==> inputs of run C <==
==> flow/design.v <==
module fixed_point_alu (
    input clk,
    input rst,
    input [1:0] op,           
    input signed [15:0] a,    
    input signed [15:0] b,    
    output reg signed [23:0] out,   
    output reg overflow       
);
    localparam Q8_MAX_POS = 16'sh7FFF;    
    localparam Q8_MAX_NEG = 16'sh8000;    
    localparam Q16_MAX_POS = 24'sh7FFFFF;  
    localparam Q16_MAX_NEG = 24'sh800000;  
    reg signed [31:0] mul_result;   
    reg signed [23:0] add_sub_result;
    always @(posedge clk or posedge rst) begin
        if (rst) begin
            out <= 0;
            overflow <= 0;
        end else begin
            case (op)
                2'b00: begin
                    add_sub_result = a + b;
                    if ((a > 0 && b > 0 && add_sub_result < 0) || 
                        (a < 0 && b < 0 && add_sub_result > 0)) begin
                        overflow <= 1;
                        out <= (a[15] == 1) ? Q16_MAX_NEG : Q16_MAX_POS;
                    end else begin
                        overflow <= 0;
                        out <= { {8{add_sub_result[15]}}, add_sub_result };  
                    end
                end
                2'b01: begin
                    add_sub_result = a - b;
                    if ((a > 0 && b < 0 && add_sub_result < 0) || 
                        (a < 0 && b > 0 && add_sub_result > 0)) begin
                        overflow <= 1;
                        out <= (a[15] == 1) ? Q16_MAX_NEG : Q16_MAX_POS;
                    end else begin
                        overflow <= 0;
                        out <= { {8{add_sub_result[15]}}, add_sub_result };  
                    end
                end
               2'b10: begin
    mul_result = a * b;   
    if ($signed(mul_result[31:8]) > $signed(Q16_MAX_POS)) begin
        overflow <= 1;
        out <= Q16_MAX_POS;
    end else if ($signed(mul_result[31:8]) < $signed(Q16_MAX_NEG)) begin
        overflow <= 1;
        out <= Q16_MAX_NEG;
    end else begin
        overflow <= 0;
        out <= mul_result[31:8];   
    end
end
                2'b11: begin
                    if (b == 0) begin   
                        overflow <= 1;
                        out <= (a[15] == 1) ? Q16_MAX_NEG : Q16_MAX_POS;
                    end else begin
                        out <= (a << 8) / b;
                        overflow <= 0;
                    end
                end
                default: begin
                    out <= 0;
                    overflow <= 0;
                end
            endcase
        end
    end
endmodule
==> flow/run.sh <==
#!/bin/bash
# the make line also repeats each setting of config.mk as NAME=value (left out here)
make -C /OpenROAD-flow-scripts/flow DESIGN_CONFIG=/design/flow/config.mk WORK_HOME=/design/flow/orfs CLKGATE_MAP_FILE= finish
==> flow/config.mk <==
export PLATFORM = sky130hd
export DESIGN_NAME = fixed_point_alu
export DESIGN_NICKNAME = fixed_point_alu
export VERILOG_FILES = /design/flow/design.v
export SDC_FILE = /design/flow/constraint.sdc
export NUM_CORES = 4
export LEC_CHECK = 0
export ABC_AREA = 1
export CAP_MARGIN = 20
export CORE_ASPECT_RATIO = 1.37
export CORE_MARGIN = 2
export CORE_UTILIZATION = 71
export CTS_CLUSTER_DIAMETER = 332
export CTS_CLUSTER_SIZE = 96
export SLEW_MARGIN = 20
==> flow/constraint.sdc <==
create_clock -name core_clock -period 34.2 [get_ports {clk}]
set_input_delay 6.8400 -clock core_clock [delete_from_list [all_inputs] [get_ports {clk}]]
set_output_delay 6.8400 -clock core_clock [all_outputs]
set_load 0.01 [all_outputs]
==> run G: changes against run C <==
CORE_ASPECT_RATIO = 0.93   (was 1.37)
CORE_UTILIZATION = 72   (was 71)
CTS_CLUSTER_DIAMETER = 139   (was 332)
CTS_CLUSTER_SIZE = 95   (was 96)
==> flow/constraint.sdc (replaced) <==
create_clock -name core_clock -period 63.1 [get_ports {clk}]
set_input_delay 12.6200 -clock core_clock [delete_from_list [all_inputs] [get_ports {clk}]]
set_output_delay 12.6200 -clock core_clock [all_outputs]
set_load 0.01 [all_outputs]
==> run F: changes against run C <==
ABC_AREA = default   (was 1)
CORE_ASPECT_RATIO = default   (was 1.37)
CORE_UTILIZATION = 40   (was 71)
CTS_CLUSTER_DIAMETER = default   (was 332)
CTS_CLUSTER_SIZE = default   (was 96)
==> flow/constraint.sdc (replaced) <==
create_clock -name core_clock -period 59.0 [get_ports {clk}]
set_input_delay 11.8000 -clock core_clock [delete_from_list [all_inputs] [get_ports {clk}]]
set_output_delay 11.8000 -clock core_clock [all_outputs]
set_load 0.01 [all_outputs]
==> notes.md <==
The full implementation flow was run.

The run finished with no timing, DRC or antenna violations. Per Yosys stat, the portion of area used by sequential elements is 2.07%. Yosys reports that the most numerous cell types are sky130_fd_sc_hd__nand2_1 (436), sky130_fd_sc_hd__ha_1 (407), sky130_fd_sc_hd__inv_1 (393), sky130_fd_sc_hd__nor2_1 (331), sky130_fd_sc_hd__fa_1 (264). The core region area stands at 74600 sq um. The floorplan has 100 rows. The area fraction in compound gates stands at 25.4%. The HPWL after detailed placement stands at 94.1 mm.

The worst slack at placement stands at -2.37 ns. The chip area stands at 77700 sq um. Yosys reports that the leading cell type by area covers 17.5% of the netlist area.

The synthesized area stands at 30200 sq um. By area the synthesized netlist is led by sky130_fd_sc_hd__fa_1 (17%), sky130_fd_sc_hd__ha_1 (17%), sky130_fd_sc_hd__xnor2_1 (5.7%), sky130_fd_sc_hd__nand2_1 (5.4%), sky130_fd_sc_hd__inv_1 (4.9%). In the Yosys stats the netlist draws on 107 distinct library cells. The synthesized area divided by synthesized cell count stands at 7.49 sq um. The synthesis area per yosys stands at 30200 sq um.

The share of cell area taken by muxes after synthesis stands at 2.24%. For reference, full adder, half adder and majority cells occupy 34.4% of the area reported after synthesis. The routability-driven placement congestion ratio stands at 1.00.
the above is filed under run F

==> notes.md <==
The full implementation flow was run.

The critical path in the final layout is reported with a setup slack of -0.0569 ns. The count of final setup violators stands at 1. The share of Yosys cell area claimed by the top area cell type stands at 18.0%. The number of rows created at floorplan stands at 71. The synthesized netlist contains 84 unique library cells. The run did not pass the layout checks because of negative setup slack. The run finished, with violations left. After synthesis, the most frequently instantiated cells are sky130_fd_sc_hd__nand2_1 (1152), sky130_fd_sc_hd__inv_1 (814), sky130_fd_sc_hd__ha_1 (407), sky130_fd_sc_hd__fa_1 (264), sky130_fd_sc_hd__a21oi_1 (229).

Summed over all nets, the half-perimeter wirelength after detailed placement is 72.6 mm. The main area contributors are sky130_fd_sc_hd__fa_1 (18%), sky130_fd_sc_hd__ha_1 (17%), sky130_fd_sc_hd__nand2_1 (15%), sky130_fd_sc_hd__inv_1 (10%), sky130_fd_sc_hd__xor2_1 (4.6%). The synthesis area per yosys stands at 29400 sq um.

For reference, compound AND-OR and OR-AND cells occupy 13.4% of the area reported after synthesis. For this run, global-route usage on met1 was measured as 58.0%. In the Yosys report, the sequential cells make up 2.13% of the chip area.

The synthesized area stands at 29400 sq um. After synthesis, the share of cell area in mux cells is 0.170%. The core region is 40300 sq um.

Prior to clock tree synthesis, the placed netlist has a worst setup slack of -1.96 ns. The synthesized area divided by synthesized cell count stands at 6.67 sq um.

The number of nets at the end of the flow stands at 5415.
the above is filed under run G

==> notes.md <==
Implementation progress

The HPWL after detailed placement stands at 106 mm. The flow did not finish. For reference, the top cells by area after synthesis are sky130_fd_sc_hd__fa_1 (18%), sky130_fd_sc_hd__ha_1 (17%), sky130_fd_sc_hd__nand2_1 (15%), sky130_fd_sc_hd__inv_1 (10%), sky130_fd_sc_hd__xor2_1 (4.6%). The core region is 41000 sq um. The share of Yosys cell area claimed by the top area cell type stands at 18.0%. The synthesis area per yosys stands at 29400 sq um. The adder-cell area share of the yosys netlist stands at 35.3%. The chip area stands at 43100 sq um. The first error in the log reads "[ERROR DPL-0038] Utilization greater than 100%, impossible to legalize". Routability-driven placement finished with a final weighted congestion of 1.10.

In this run, distinct cell masters in the synthesized netlist total 84. The sequential area share after synthesis stands at 2.13%. Per the run summary, the flow got no further than 4_1_cts. By count the netlist is led by sky130_fd_sc_hd__nand2_1 (1152), sky130_fd_sc_hd__inv_1 (814), sky130_fd_sc_hd__ha_1 (407), sky130_fd_sc_hd__fa_1 (264), sky130_fd_sc_hd__a21oi_1 (229). Prior to clock tree synthesis, the placed netlist has a worst setup slack of -23.63 ns. The share of cell area taken by muxes after synthesis stands at 0.170%.
the above is filed under run C

